==> inputs of run a <==
==> flow/design.v <==
`timescale 1ns / 1ps
module debounce(pb_debounced, pb, clk);
    output pb_debounced;
    input pb;
    input clk;
    reg [3:0] DFF;
    always @(posedge clk) begin
        DFF[3:1] <= DFF[2:0];
        DFF[0] <= pb;
    end
    assign pb_debounced = (DFF == 4'b1111) ? 1'b1 : 1'b0;
endmodule
module button(clk, btn, rst_n);
    input clk;
    input btn;
    output reg rst_n;
    always @(posedge clk) begin
        rst_n <= ~btn;
    end
endmodule
module one_pulse(clk, signal, op);
    input clk;
    input signal;
    output reg op;
    reg delay;
    always @(posedge clk) begin
        if (signal == 1'b1 && delay == 1'b0)
            op <= 1'b1;
        else
            op <= 1'b0;
        delay <= signal;
    end
endmodule
`timescale 1ns / 1ps
module clock_divider(
    input clk,
    input rst_n,
    input [31:0] num,
    output reg clk_div
    );
    reg [31:0] count;
    wire enough;
    assign enough = count >= num - 32'd1;
    always @(posedge clk) begin
        if (~rst_n || !enough) begin
            clk_div <= 1'b0;
        end else begin            
            clk_div <= 1'b1;
        end
        if (~rst_n || enough) begin
            count <= 32'd0;
        end else begin            
            count <= count + 32'd1;
        end
    end
endmodule
`timescale 1ns / 1ps
module pulse_wave_gen(
    input clk,
    input rst,
    input sample_tick,
    input [15:0]wave_length,  
    input [6:0]amplitude,
    input [5:0] duty,
    output [7:0]out
    );
    wire [15:0] high_length;
    wire [15:0] low_length;
    assign high_length = (wave_length * duty) >> 6;
    assign low_length = wave_length - high_length;
    wire state_transition;
    reg state;
    reg [15:0]sample_count;
    parameter up = 1'b0;
    parameter down = 1'b1;
    always @(posedge clk) begin
        if (state_transition || ~rst) begin
            sample_count <= 16'd0;
        end else begin
            if (sample_tick) 
                sample_count <= sample_count + 16'd1;
            else
                sample_count <= sample_count;
        end
        if (~rst) begin
            state <= up;
        end else begin
            if (state_transition)
                state <= ~state;
            else
                state <= state;
        end
    end
    assign state_transition = (sample_count >= high_length && state == up) || (sample_count >= low_length && state == down);
    assign out = (state == down)? (8'd127 - amplitude) : (8'd127 + amplitude);
endmodule
`timescale 1ns / 1ps
module triangle_wave_gen(
    input clk,
    input rst,
    input sample_tick,
    input [15:0]wave_length,  
    input [6:0]amplitude,
    output [7:0]out
    );
    wire [15:0] first_half_length;
    wire [15:0] second_half_length;
    assign first_half_length = wave_length >> 1;
    assign second_half_length = wave_length - first_half_length;
    wire state_transition;
    reg state;
    reg [15:0]sample_count;
    parameter up = 1'b0;
    parameter down = 1'b1;
    always @(posedge clk) begin
        if (state_transition || ~rst) begin
            sample_count <= 16'd0;
        end else begin
            if (sample_tick) 
                sample_count <= sample_count + 16'd1;
            else
                sample_count <= sample_count;
        end
        if (~rst) begin
            state <= up;
        end else begin
            if (state_transition)
                state <= ~state;
            else
                state <= state;
        end
    end
    assign state_transition = (sample_count >= first_half_length && state == up) || (sample_count >= second_half_length && state == down);
    assign out = (state == up)? (sample_count * amplitude * 2 / first_half_length) + (8'd127 - amplitude) : ((second_half_length - sample_count)* amplitude * 2 / second_half_length) + (8'd127 - amplitude);
endmodule
`timescale 1ns / 1ps
module AD_envelope_gen(
    input clk,
    input rst,
    input sample_tick,
    input [15:0]attack_time,
    input [15:0]decay_time,
    input [6:0] amplitude,
    input note_pressed,
    output [7:0]envelope
    );
    wire note_start;
    one_pulse op1(clk, note_pressed, note_start);
    wire state_transition;
    reg [15:0] sample_count;
    reg [1:0] state;
    wire [1:0] next_state;
    parameter attack = 2'd0;
    parameter decay = 2'd1;
    parameter idle = 2'd2;
    assign state_transition = (sample_count >= attack_time && state == attack) || (sample_count >= decay_time && state == decay) || note_start;
    assign next_state = note_start ? attack : (state + 2'd1);
    always @(posedge clk) begin
        if (~rst) begin
            state <= idle;
        end else begin
            if (state_transition)
                state <= next_state;
            else
                state <= state;
        end
        if (~rst || state_transition) begin
            sample_count <= 16'd0;
        end else begin
            if (sample_tick) begin
                sample_count <= sample_count + 16'd1;
            end else begin
                sample_count <= sample_count;
            end
        end
    end
    reg [11:0] ve;
    always @(posedge clk) begin
        if (~rst) begin
            ve <= 8'd0;
        end else begin
            if (sample_tick) begin
                if (state == attack)
                    ve <= amplitude * sample_count / attack_time;
                else if (state == decay)
                    ve <= amplitude * (decay_time - sample_count) / decay_time;
                else
                    ve <= 8'd0;
            end else begin
                ve <= ve;
            end
        end
    end
    assign envelope = ve > 8'd255 ? 8'd255 : ve[7:0];
endmodule
`timescale 1ns / 1ps
module noise_gen(
    input clk,
    input rst,
    input clk_div,
    input [6:0] amplitude,
    output [7:0] out
    );
    reg [7:0] noise;
    always @(posedge clk) begin
        if (~rst) begin
            noise <= 8'd27;
        end else begin
            if (clk_div) begin
                noise[7] <= noise[6];
                noise[6] <= noise[5];
                noise[5] <= noise[4];
                noise[4] <= noise[3];
                noise[3] <= noise[2];
                noise[2] <= noise[1];
                noise[1] <= noise[0];
                noise[0] <= noise[3] ^ noise[7];
            end else begin
                noise <= noise;
            end
        end
    end
    assign out = ((noise * amplitude) / 16'd127) + 8'd127 - amplitude;
endmodule
`timescale 1ns / 1ps
module mixer(
    input clk,
    input rst,
    input sample_tick,
    input [7:0] in0,
    input [7:0] in1,
    input [7:0] in2,
    input [7:0] in3,
    output reg [7:0] out
    );
    reg [9:0] mixed_value;
    wire [7:0] next_value;
    wire [9:0] sum;
    assign sum = ((in0 + in1) + (in2 + in3));
    always @(posedge clk) begin
        if (~rst) begin
            mixed_value <= 10'd0;
            out <= 8'd127;
        end else begin
            mixed_value <= (sum > 10'd381)? sum - 10'd381 : 10'd0;
            out <= sample_tick ? next_value : out;
        end
    end
    assign next_value = (mixed_value > 10'd255)? 8'd255 : mixed_value[7:0];    
endmodule
`timescale 1ns / 1ps
module PWM_gen (
    input clk,
    input rst,
    input [7:0] duty,
    output reg PWM
);
reg [7:0] count;
always @(posedge clk) begin
    if (~rst) begin
        count <= 8'd0;
        PWM <= 1'b0;
    end else begin
        count <= count + 8'd1;
        if(count < duty)
            PWM <= 1'b1;
        else
            PWM <= 1'b0;
    end
end
endmodule
`timescale 1ns / 1ps
module synth_top(
    input clk,
    input rst,
    input btnL,
    input [15:0] sw,
    output [3:0] led,
	output pmod_1,	 
	output pmod_2,	 
	output pmod_4	 
    );
    wire trigger_noise;
    debounce dn(trigger_noise, btnL, clk);
    assign led = sw[3:0];
    assign pmod_2 = 1'd1;	 
    assign pmod_4 = 1'd1;	 
    wire sample_tick;
    wire noise_tick;
    wire rst_n;
    button br(clk, rst, rst_n);
    clock_divider cd(
        clk,
        rst_n,
        16'd1024,
        sample_tick
    );
    clock_divider cdn(
        clk,
        rst_n,
        {16'd0, 16'b1110_1110_0110_0001},
        noise_tick
    );
    wire wnotecd, wnotecd2;
    clock_divider cdnote(
        clk,
        rst_n,
        32'd250_000,
        wnotecd
    );
    clock_divider cdnote2(
        clk,
        rst_n,
        32'd125_000,
        wnotecd2
    );
    reg [15:0] pulse1_wave_len;
    reg [15:0] pulse2_wave_len;
    reg [15:0] tri_wave_len;
    parameter [0:31] score_amp1 = 32'b1111_1111_1111_1111_0000_0000_0000_0000;
    parameter [0:31] score_amp2 = 32'b1000_0010_1000_0000_0000_0000_0000_0000;
    reg [4:0] score_ptr;
    always @(posedge clk) begin
        if (score_ptr == 5'd0) begin
            pulse2_wave_len <= 16'd148;
        end else begin
            pulse2_wave_len <= 16'd187;
        end
        if (~rst_n) begin
            tri_wave_len <= 16'd1493;
        end else begin
            if (wnotecd) begin
                if (tri_wave_len == 16'd747) begin
                    tri_wave_len <= 16'd1493;
                end else begin
                    tri_wave_len <= 16'd747;
                end
            end else begin
                tri_wave_len <= tri_wave_len;
            end
        end
        if (~rst_n) begin
            pulse1_wave_len <= 16'd373;
        end else begin
            if (wnotecd2) begin
                if (pulse1_wave_len == 16'd373) begin
                    pulse1_wave_len <= 16'd333;
                end else if (pulse1_wave_len == 16'd333) begin
                    pulse1_wave_len <= 16'd296;
                end else if (pulse1_wave_len == 16'd296) begin
                    pulse1_wave_len <= 16'd249;
                end else begin
                    pulse1_wave_len <= 16'd373;
                end
            end else begin
                pulse1_wave_len <= pulse1_wave_len;
            end
        end
        if (~rst_n) begin
            score_ptr <= 5'd0;
        end else begin
            if (wnotecd2) begin
                score_ptr <= score_ptr + 5'd1;
            end else begin
                score_ptr <= score_ptr;
            end
        end
    end
    wire [7:0] pulse1_out;
    wire [7:0] pulse2_out;
    wire [7:0] triangle_out;
    wire [7:0] noise_out;
    wire [7:0] mixer_out;
    pulse_wave_gen pwg1(
        .clk(clk),
        .rst(rst_n),
        .sample_tick(sample_tick),
        .wave_length(pulse1_wave_len),  
        .amplitude(7'd7 * score_amp1[score_ptr]),
        .duty(31),
        .out(pulse1_out)
    );
    pulse_wave_gen pwg2(
        .clk(clk),
        .rst(rst_n),
        .sample_tick(sample_tick),
        .wave_length(pulse2_wave_len),  
        .amplitude(7'd15 * score_amp2[score_ptr]),
        .duty(8),
        .out(pulse2_out)
    );
    triangle_wave_gen twg(
        .clk(clk),
        .rst(rst_n),
        .sample_tick(sample_tick),
        .wave_length(tri_wave_len),  
        .amplitude(127),
        .out(triangle_out)
    );
    wire [7:0] noise_envelope;
    AD_envelope_gen noise_ad(
    .clk(clk),
    .rst(rst_n),
    .sample_tick(sample_tick),
    .attack_time(200),
    .decay_time(5000),
    .amplitude(127),
    .note_pressed(trigger_noise),
    .envelope(noise_envelope)
    );
    noise_gen ng(
        .clk(clk),
        .rst(rst_n),
        .clk_div(noise_tick),
        .amplitude(noise_envelope),
        .out(noise_out)
    );
    reg [7:0] pulse1;
    reg [7:0] pulse2;
    reg [7:0] triangle;
    reg [7:0] noise;
    always @(posedge clk) begin
        if (sw[3])
            pulse1 <= pulse1_out;
        else
            pulse1 <= 8'd127;
        if (sw[2])
            pulse2 <= pulse2_out;
        else
            pulse2 <= 8'd127;
        if (sw[1])
            triangle <= triangle_out;
        else
            triangle <= 8'd127;
        if (sw[0])
            noise <= noise_out;
        else
            noise <= 8'd127;
    end
    mixer mx(
        .clk(clk),
        .rst(rst_n),
        .sample_tick(sample_tick),
        .in0(pulse1),
        .in1(pulse2),
        .in2(triangle),
        .in3(noise),
        .out(mixer_out)
    );
    PWM_gen audio_out(
        .clk(clk),
        .rst(rst_n),
        .duty(mixer_out),
        .PWM(pmod_1)
    );
endmodule
==> flow/run.sh <==
#!/bin/bash
# the make line also repeats each setting of config.mk as NAME=value (left out here)
make -C /OpenROAD-flow-scripts/flow DESIGN_CONFIG=/design/flow/config.mk WORK_HOME=/design/flow/orfs CLKGATE_MAP_FILE= finish
==> flow/config.mk <==
export PLATFORM = sky130hd
export DESIGN_NAME = synth_top
export DESIGN_NICKNAME = synth_top
export VERILOG_FILES = /design/flow/design.v
export SDC_FILE = /design/flow/constraint.sdc
export NUM_CORES = 4
export LEC_CHECK = 0
export CAP_MARGIN = 20
export CELL_PAD_IN_SITES_GLOBAL_PLACEMENT = 1
export CORE_MARGIN = 2
export CORE_UTILIZATION = 40
export CTS_CLUSTER_DIAMETER = 138
export MIN_ROUTING_LAYER = met2
export PLACE_DENSITY_LB_ADDON = 0.08
export SLEW_MARGIN = 20
==> flow/constraint.sdc <==
create_clock -name core_clock -period 100.0 [get_ports {clk}]
set_input_delay 20.0000 -clock core_clock [delete_from_list [all_inputs] [get_ports {clk}]]
set_output_delay 20.0000 -clock core_clock [all_outputs]
set_load 0.01 [all_outputs]
==> run b: changes against run a <==
Settings changed: ABC_AREA from default to 1, CELL_PAD_IN_SITES_GLOBAL_PLACEMENT 1 to default, CORE_UTILIZATION 40 to 72, CTS_CLUSTER_DIAMETER 138 to default, CTS_CLUSTER_SIZE from default to 100, MIN_ROUTING_LAYER met2 to default, PLACE_DENSITY from default to 0.4, PLACE_DENSITY_LB_ADDON 0.08 to default.
==> flow/constraint.sdc (replaced) <==
create_clock -name core_clock -period 75.8 [get_ports {clk}]
set_input_delay 15.1600 -clock core_clock [delete_from_list [all_inputs] [get_ports {clk}]]
set_output_delay 15.1600 -clock core_clock [all_outputs]
set_load 0.01 [all_outputs]
==> run c: changes against run a <==
Settings changed: ABC_AREA from default to 1, CELL_PAD_IN_SITES_GLOBAL_PLACEMENT 1 to default, CORE_ASPECT_RATIO from default to 1.32, CORE_MARGIN 2 to 10, CORE_UTILIZATION 40 to 46, CTS_CLUSTER_DIAMETER 138 to default, CTS_CLUSTER_SIZE from default to 11, GPL_ROUTABILITY_DRIVEN from default to 0, GPL_TIMING_DRIVEN from default to 0, MAX_ROUTING_LAYER from default to met5, MIN_ROUTING_LAYER met2 to default, PLACE_DENSITY from default to 0.62, PLACE_DENSITY_LB_ADDON 0.08 to default, SETUP_SLACK_MARGIN from default to 3.78, SLEW_MARGIN 20 to 10, TNS_END_PERCENT from default to 50.
==> notes <==
Run c completed without violations. Run b finished with negative setup slack left. Run a went through all stages and came out clean.
Count of clock-buffer cells in the layout: run b is lower than run c (11).
In run b the register-to-register slack is worse than in run c, by 16 ns.
Critical path depth, highest first: run c, run b, run a.
Non-clock buffer count: run c < run a < run b.
Between run b and run c, the lower core utilization is in run c (gap 35 points).
The highest cell count belongs to run c, the lowest to run a.
==> figures <==
Global-route track usage on met1: run b 0.436; run a 0; run c 0.217
Count of vias placed by the detailed router: run b 55100; run a 64400; run c 48300
Non-Clock Buffer Area Fraction: run b 0.0760; run a 0.0364; run c 0.0344
Tool warning count: run b 129; run a 125; run c 125
Crit share post-route: run b 1.05; run a 0.936; run c 0.878
Area of the chip: run b 76300 um2; run a 131000 um2; run c 130000 um2
Final setup margin: run b -4.13 ns; run a 6.41 ns; run c 12.18 ns
Launch point of the critical path: run b tri_wave_len[9]; run a tri_wave_len[8]; run c tri_wave_len[9]
Run status: run b failed layout checks; run a timing/DRC/antenna clean; run c timing/DRC/antenna clean
Violated checks: run b negative setup slack; run a -; run c -
Wire length of the first global-routing pass: run b 222000 um; run a 234000 um; run c 216000 um
Cell variety after synth: run b 84; run a 128; run c 84
Effective utilization at floorplan: run b 0.729; run a 0.402; run c 0.463
Worst Hold Endpoint: run b dn.DFF[3]; run a dn.DFF[3]; run c dn.DFF[2]


==> v18 <==
RTL: the design.v shown in full above, as it stands there.
Settings: LEC_CHECK=0, CAP_MARGIN=40, CORE_ASPECT_RATIO=1.35, CORE_MARGIN=2, CORE_UTILIZATION=72, CTS_CLUSTER_DIAMETER=383, CTS_CLUSTER_SIZE=36, GPL_ROUTABILITY_DRIVEN=0, PLACE_DENSITY_LB_ADDON=0.0, SLEW_MARGIN=20; clock period 22.0 ns.
run.sh (not shown) runs the stock make flow with config.mk's settings and CLKGATE_MAP_FILE=.
==> v38 (differences from v18) <==
==> flow/config.mk (replaced) <==
export PLATFORM = sky130hd
export DESIGN_NAME = synth_top
export DESIGN_NICKNAME = synth_top
export VERILOG_FILES = /design/flow/design.v
export SDC_FILE = /design/flow/constraint.sdc
export NUM_CORES = 4
export LEC_CHECK = 0
export ABC_AREA = 1
export CAP_MARGIN = 20
export CORE_MARGIN = 2
export CORE_UTILIZATION = 65
export CTS_CLUSTER_DIAMETER = 250
export SLEW_MARGIN = 20
export TNS_END_PERCENT = 5
==> flow/constraint.sdc (replaced) <==
create_clock -name core_clock -period 87.7 [get_ports {clk}]
set_input_delay 17.5400 -clock core_clock [delete_from_list [all_inputs] [get_ports {clk}]]
set_output_delay 17.5400 -clock core_clock [all_outputs]
set_load 0.01 [all_outputs]
==> notes <==
Of v18 and v38, v38 has the higher area after synthesis (gap about 4%, measured against v38). Between v38 and v18, the lower die area is in v18 (gap about 15%, measured against v18). In v38 the synthesized cell count is larger than in v18, by about 22%. v18 ended with an error in 4_1_cts. v38 finished clean.
==> figures <==
|  | v18 | v38 |
|---|---|---|
| Width of the chip | 233 µm | 290 µm |
| Share of cell area taken by muxes after synthesis | 3.21% | 0.0563% |
| Post-synthesis cell count | 6403 | 7830 |
| Result of the run | stopped before the end | finished clean |
| Failing step | 4_1_cts | - |
| Compound-cell area share of the yosys netlist | 23.0% | 12.8% |
| Pre-Place Util | 72.7% | 65.3% |
| Synthesized-area fraction occupied by xor and xnor cells | 8.22% | 8.67% |
| Height of the chip | 314 µm | 290 µm |
| Synth Seq Share | 11.4% | 10.9% |
| Number of cell instances after yosys synthesis | 6403 | 7830 |
| Number of unique standard cell types used by synthesis | 128 | 84 |
| Placeable core area | 70300 µm² | 81700 µm² |
| Synth Area in Adders | 28.8% | 27.4% |
| Area share of the largest cell type after synthesis | 19.2% | 18.4% |
